==> flow/design.v (excerpt) <==
module alu_top (
    input             clk,
    input      [15:0] a,
    input      [15:0] b,
    input      [2:0]  opcode,
    input             mode,
    output reg [15:0] result,
    output reg        za,
    output reg        zb,
    output reg        eq,
    output reg        gt,
    output reg        lt
);
For scale: ~58 I/O pins.
export LEC_CHECK = 0
export ABC_AREA = 1
export CAP_MARGIN = 20
export CORE_MARGIN = 2
export CORE_UTILIZATION = 64
export CTS_CLUSTER_DIAMETER = 382
export CTS_CLUSTER_SIZE = 98
export PLACE_DENSITY = 0.35
export SLEW_MARGIN = 20
export TNS_END_PERCENT = 10
create_clock -name core_clock -period 29.1 [get_ports {clk}]
run.sh (not shown) runs the stock make flow with config.mk's settings and CLKGATE_MAP_FILE=.
The baseline finished but fails on setup timing.
Next try:
==> flow/config.mk (replaced) <==
export PLATFORM = sky130hd
export DESIGN_NAME = alu_top
export DESIGN_NICKNAME = alu_top
export VERILOG_FILES = /design/flow/design.v
export SDC_FILE = /design/flow/constraint.sdc
export NUM_CORES = 4
export LEC_CHECK = 0
export CAP_MARGIN = 20
export CORE_MARGIN = 2
export CORE_UTILIZATION = 40
export SLEW_MARGIN = 20
==> flow/constraint.sdc (replaced) <==
create_clock -name core_clock -period 45.0 [get_ports {clk}]
set_input_delay 9.0000 -clock core_clock [delete_from_list [all_inputs] [get_ports {clk}]]
set_output_delay 9.0000 -clock core_clock [all_outputs]
set_load 0.01 [all_outputs]
The new run ran to the end with no violations.
Global-route usage drops by 12 points.
Setup slack gains 9900 ps.
Cell count goes down by 6.6%.
Clock power goes down by about 27%.
Synthesized area climbs by about 3.7%.
Synthesized cell count falls by 5.6%.
Next try:
--- a/flow/config.mk
+++ b/flow/config.mk
@@ -7,5 +7,11 @@
 export LEC_CHECK = 0
-export CAP_MARGIN = 20
+export ABC_AREA = 1
+export CAP_MARGIN = 15
+export CELL_PAD_IN_SITES_DETAIL_PLACEMENT = 2
+export CELL_PAD_IN_SITES_GLOBAL_PLACEMENT = 3
 export CORE_MARGIN = 2
 export CORE_UTILIZATION = 40
-export SLEW_MARGIN = 20
+export GPL_TIMING_DRIVEN = 0
+export HOLD_SLACK_MARGIN = -0.02
+export SLEW_MARGIN = 25
+export TNS_END_PERCENT = 95
Result: The changed run produced a clean layout; flip-flop count stays the same; routed wire length goes up by 10%; cell area fell by 2.4%; sequential share of layout area grows by 0.15 points; clock power falls by about 2%.
Next try:
==> flow/config.mk (replaced) <==
export PLATFORM = sky130hd
export DESIGN_NAME = alu_top
export DESIGN_NICKNAME = alu_top
export VERILOG_FILES = /design/flow/design.v
export SDC_FILE = /design/flow/constraint.sdc
export NUM_CORES = 4
export LEC_CHECK = 0
export ABC_AREA = 1
export CAP_MARGIN = 20
export CORE_MARGIN = 2
export CORE_UTILIZATION = 26
export CTS_CLUSTER_DIAMETER = 190
export CTS_CLUSTER_SIZE = 98
export GPL_ROUTABILITY_DRIVEN = 0
export PLACE_DENSITY_LB_ADDON = 0.1
export SLEW_MARGIN = 20
export TNS_END_PERCENT = 5
The changed run finished clean; total power fell by a few percent; hold slack improved by 33 ps; flip-flop count stays the same; critical path depth fell by 12; combinational power fell by a little under a tenth; die area rose by well over a third.


## job 4558
alu_top again, from the RTL that the note above started with.
clock: 24.1 ns
lec_check: 0
abc_area: 1
cap_margin: 0
cell_pad_in_sites_detail_placement: 2
cell_pad_in_sites_global_placement: 3
core_margin: 2
core_utilization: 24
hold_slack_margin: 0.23
max_routing_layer: met4
min_routing_layer: met1
place_density: 0.79
slew_margin: 40
tns_end_percent: 20
Status job 4558: flow complete, layout not clean - negative setup slack
### job 4558 -> job 719
==> flow/config.mk <==
export PLATFORM = sky130hd
export DESIGN_NAME = alu_top
export DESIGN_NICKNAME = alu_top
export VERILOG_FILES = /design/flow/design.v
export SDC_FILE = /design/flow/constraint.sdc
export NUM_CORES = 4
export LEC_CHECK = 0
export ABC_AREA = 1
export CAP_MARGIN = 20
export CORE_MARGIN = 2
export CORE_UTILIZATION = 72
export PLACE_DENSITY_LB_ADDON = 0.08
export SLEW_MARGIN = 20
==> flow/constraint.sdc <==
create_clock -name core_clock -period 5.97 [get_ports {clk}]
set_input_delay 1.1940 -clock core_clock [delete_from_list [all_inputs] [get_ports {clk}]]
set_output_delay 1.1940 -clock core_clock [all_outputs]
set_load 0.01 [all_outputs]
Results
The log for job 719 ends in clock tree synthesis with error DPL-0038, so the run never completed.
Weighted congestion reported at the end of routability-driven placement grows by more than a quarter when moving from job 4558 to job 719.
Summary of job 719 over job 4558: area after detailed placement now smaller; pre-CTS worst setup slack down 17640 ps; count of placed standard cells including taps decreased by 17% relative to the old numbers; sequential element share of the synthesized area held; area after synthesis held.
Re floorplan utilization: job 4558 was lower than job 719.
Job 719 against job 4558: number of different library cells in the post-synthesis netlist essentially unchanged; die size shows a reduction of 66%; die span in x fell 110 um; placeable core region saw a decrease.
For job 1147, these inputs were changed with respect to job 719:
diff --git a/flow/config.mk b/flow/config.mk
--- a/flow/config.mk
+++ b/flow/config.mk
@@ -6,8 +6,8 @@
 export NUM_CORES = 4
 export LEC_CHECK = 0
-export ABC_AREA = 1
 export CAP_MARGIN = 20
 export CORE_MARGIN = 2
-export CORE_UTILIZATION = 72
-export PLACE_DENSITY_LB_ADDON = 0.08
+export CORE_UTILIZATION = 66
+export CTS_CLUSTER_DIAMETER = 151
 export SLEW_MARGIN = 20
+export TNS_END_PERCENT = 5
==> flow/constraint.sdc <==
create_clock -name core_clock -period 28.4 [get_ports {clk}]
set_input_delay 5.6800 -clock core_clock [delete_from_list [all_inputs] [get_ports {clk}]]
set_output_delay 5.6800 -clock core_clock [all_outputs]
set_load 0.01 [all_outputs]
Findings:
- Ran to the end and failed final checks on negative setup slack: job 1147.
- And-or/or-and share of the synthesized area up 6.4 points in job 1147 wrt job 719
- Weighted congestion at the end of routability-driven global placement, job 1147 vs job 719: down by more than 10%
- The post-place setup slack of job 1147 is higher than that of job 719.
- Job 719 has a higher gate count after technology mapping than job 1147.
- Placeable core area was higher in job 1147 than in job 719.
- As of job 1147, die span in x had risen by a few percent compared to job 719.
- Total cell area at the placement stage: higher on job 719
- Job 1147: post-synthesis instance area is about 3.7% higher than what job 719 reported.
- Compared with job 719, job 1147 shows a post-synthesis adder-cell area fraction that is 1.1 points lower.


Setup of the previous run:
Starting RTL as in the previous note.
==> flow/design.v (excerpt) <==
module alu_top (
    input             clk,
    input      [15:0] a,
    input      [15:0] b,
    input      [2:0]  opcode,
    input             mode,
    output reg [15:0] result,
    output reg        za,
    output reg        zb,
    output reg        eq,
    output reg        gt,
    output reg        lt
);
    reg [15:0] a_q, b_q;
    reg [2:0]  opcode_q;
    reg        mode_q;
    wire [15:0] alu_out;
    wire        za_w, zb_w, eq_w, gt_w, lt_w;
    ALU u_alu (.a(a_q), .b(b_q), .opcode(opcode_q), .mode(mode_q),
               .outALU(alu_out), .za(za_w), .zb(zb_w), .eq(eq_w), .gt(gt_w), .lt(lt_w));
    always @(posedge clk) begin
        a_q      <= a;
        b_q      <= b;
        opcode_q <= opcode;
        mode_q   <= mode;
        result   <= alu_out;
        za       <= za_w;
        zb       <= zb_w;
        eq       <= eq_w;
        gt       <= gt_w;
        lt       <= lt_w;
    end
endmodule
clock: 24.3 ns
lec_check: 0
cap_margin: 0
cell_pad_in_sites_detail_placement: 0
core_margin: 2
core_utilization: 66
max_routing_layer: met4
min_routing_layer: met1
setup_slack_margin: -0.24
slew_margin: 20
tns_end_percent: 5
The previous run terminated abnormally: 5_1_grt reported GRT-0116.
The inputs of the current run differ from those of the previous run as listed below.
# the previous run
export LEC_CHECK = 0
export CAP_MARGIN = 0
export CELL_PAD_IN_SITES_DETAIL_PLACEMENT = 0
export CORE_MARGIN = 2
export CORE_UTILIZATION = 66
export MAX_ROUTING_LAYER = met4
export MIN_ROUTING_LAYER = met1
export SETUP_SLACK_MARGIN = -0.24
export SLEW_MARGIN = 20
export TNS_END_PERCENT = 5
create_clock -name core_clock -period 24.3 [get_ports {clk}]
# the current run
export LEC_CHECK = 0
export CAP_MARGIN = 20
export CORE_MARGIN = 2
export CORE_UTILIZATION = 40
export SLEW_MARGIN = 20
create_clock -name core_clock -period 37.1 [get_ports {clk}]
### Flow results
The current run | stages: all done | timing, DRC, antenna: all pass. Higher initial core utilization was reported by the previous run, not the current run. Compared to the previous run, the current run was floorplanned on a bigger die. The total instance count after detailed placement in the current run sits 292 below the value recorded for the previous run. Number of buffers added for setup after CTS down 62 in the current run wrt the previous run. Summary of the current run over the previous run: number of placement rows rose 16; horizontal die dimension rose 28%; xor and xnor area share after synthesis about even.


## garnet
alu_top again, from the RTL that the note above started with.
Settings: LEC_CHECK=0, ABC_AREA=1, CAP_MARGIN=20, CORE_MARGIN=2, CORE_UTILIZATION=68, CTS_CLUSTER_DIAMETER=52, HOLD_SLACK_MARGIN=-0.1, MAX_ROUTING_LAYER=met4, SETUP_SLACK_MARGIN=4.4, SLEW_MARGIN=20, TNS_END_PERCENT=30; clock period 27.8 ns.
garnet: it failed during 5_1_grt, and the tool reported GRT-0116.
### garnet -> xenon
- ABC_AREA removed (was 1)
- TNS_END_PERCENT changed from 30 to 5
- CTS_CLUSTER_DIAMETER changed from 52 to 29
- SETUP_SLACK_MARGIN removed (was 4.4)
- HOLD_SLACK_MARGIN removed (was -0.1)
- the clock period (ns, I/O delays scaled along) changed from 27.8 to 28.4
==> comparison <==
- Although it ran to completion, xenon produced a layout that fails the final checks because of negative setup slack.
- Compared with garnet, xenon shows cell area after placement that has gone down by a little under 10%.
- [compare] base=garnet new=xenon: fraction of the core area occupied by cells at floorplan down 0.17 points, die area up 880 um2, XOR/XNOR share of the synthesized area up 2.5 points, number of gates resized after cts down 66%, yosys synthesis chip area up about 3.7%.
- Lower final weighted congestion in routability-driven placement among xenon and garnet: xenon
> inputs changed (xenon -> sierra)
- a change of CORE_UTILIZATION from 68 to 65
- a deleted MAX_ROUTING_LAYER that had been met4
- a deleted CTS_CLUSTER_DIAMETER that had been 29
- a change of the clock period (ns, I/O delays scaled along) from 28.4 to 24.0
==> comparison <==
Of sierra and xenon, only sierra never reached the final stage.
No final results exist for sierra, since it was stopped by error GRT-0232 during 5_1_grt.
Going from xenon to sierra, worst slack at placement decreased by 1.58 ns relative to the old numbers; number of buffers inserted to repair setup after CTS increased by 35 relative to the old numbers; die size increased by 4.5% relative to the old numbers; clock net sink count closely matched the old numbers.
What maple does differently from sierra at the input level:
- the clock period (ns, I/O delays scaled along) now 27.5, was 24.0
Of maple and sierra, only sierra fails to reach the end of the flow.
sierra never completed; the flow aborted with a tool error in 5_1_grt.
The layout from maple, despite a flow that completed every stage, fails the layout checks, with the failing checks listed as negative setup slack.
In maple relative to sierra, last weighted congestion value of the routability-driven placer had gone down by a few percent.
Looking at maple and sierra, the number of I/O pins is a wash.
In the reports for maple and sierra, the smaller setup fix buffers added after clock tree synthesis belongs to maple.
Relative to maple, the following input files were edited for harbor:
- CORE_UTILIZATION now 33, was 65
- TNS_END_PERCENT no longer set, was 5
- the clock period (ns, I/O delays scaled along) now 37.1, was 27.5
==> results <==
The flow did not stop early for harbor: all stages ran, and the layout cleared the timing, DRC and antenna checks. harbor vs maple: post-cts gate resize count down. Of the two candidates, maple has the worse final area and harbor the better one. Changes observed in harbor relative to maple: number of endpoints failing setup at the final stage dropped 2; power shows a reduction of 37%.
Power and IR drop assume default switching activity.
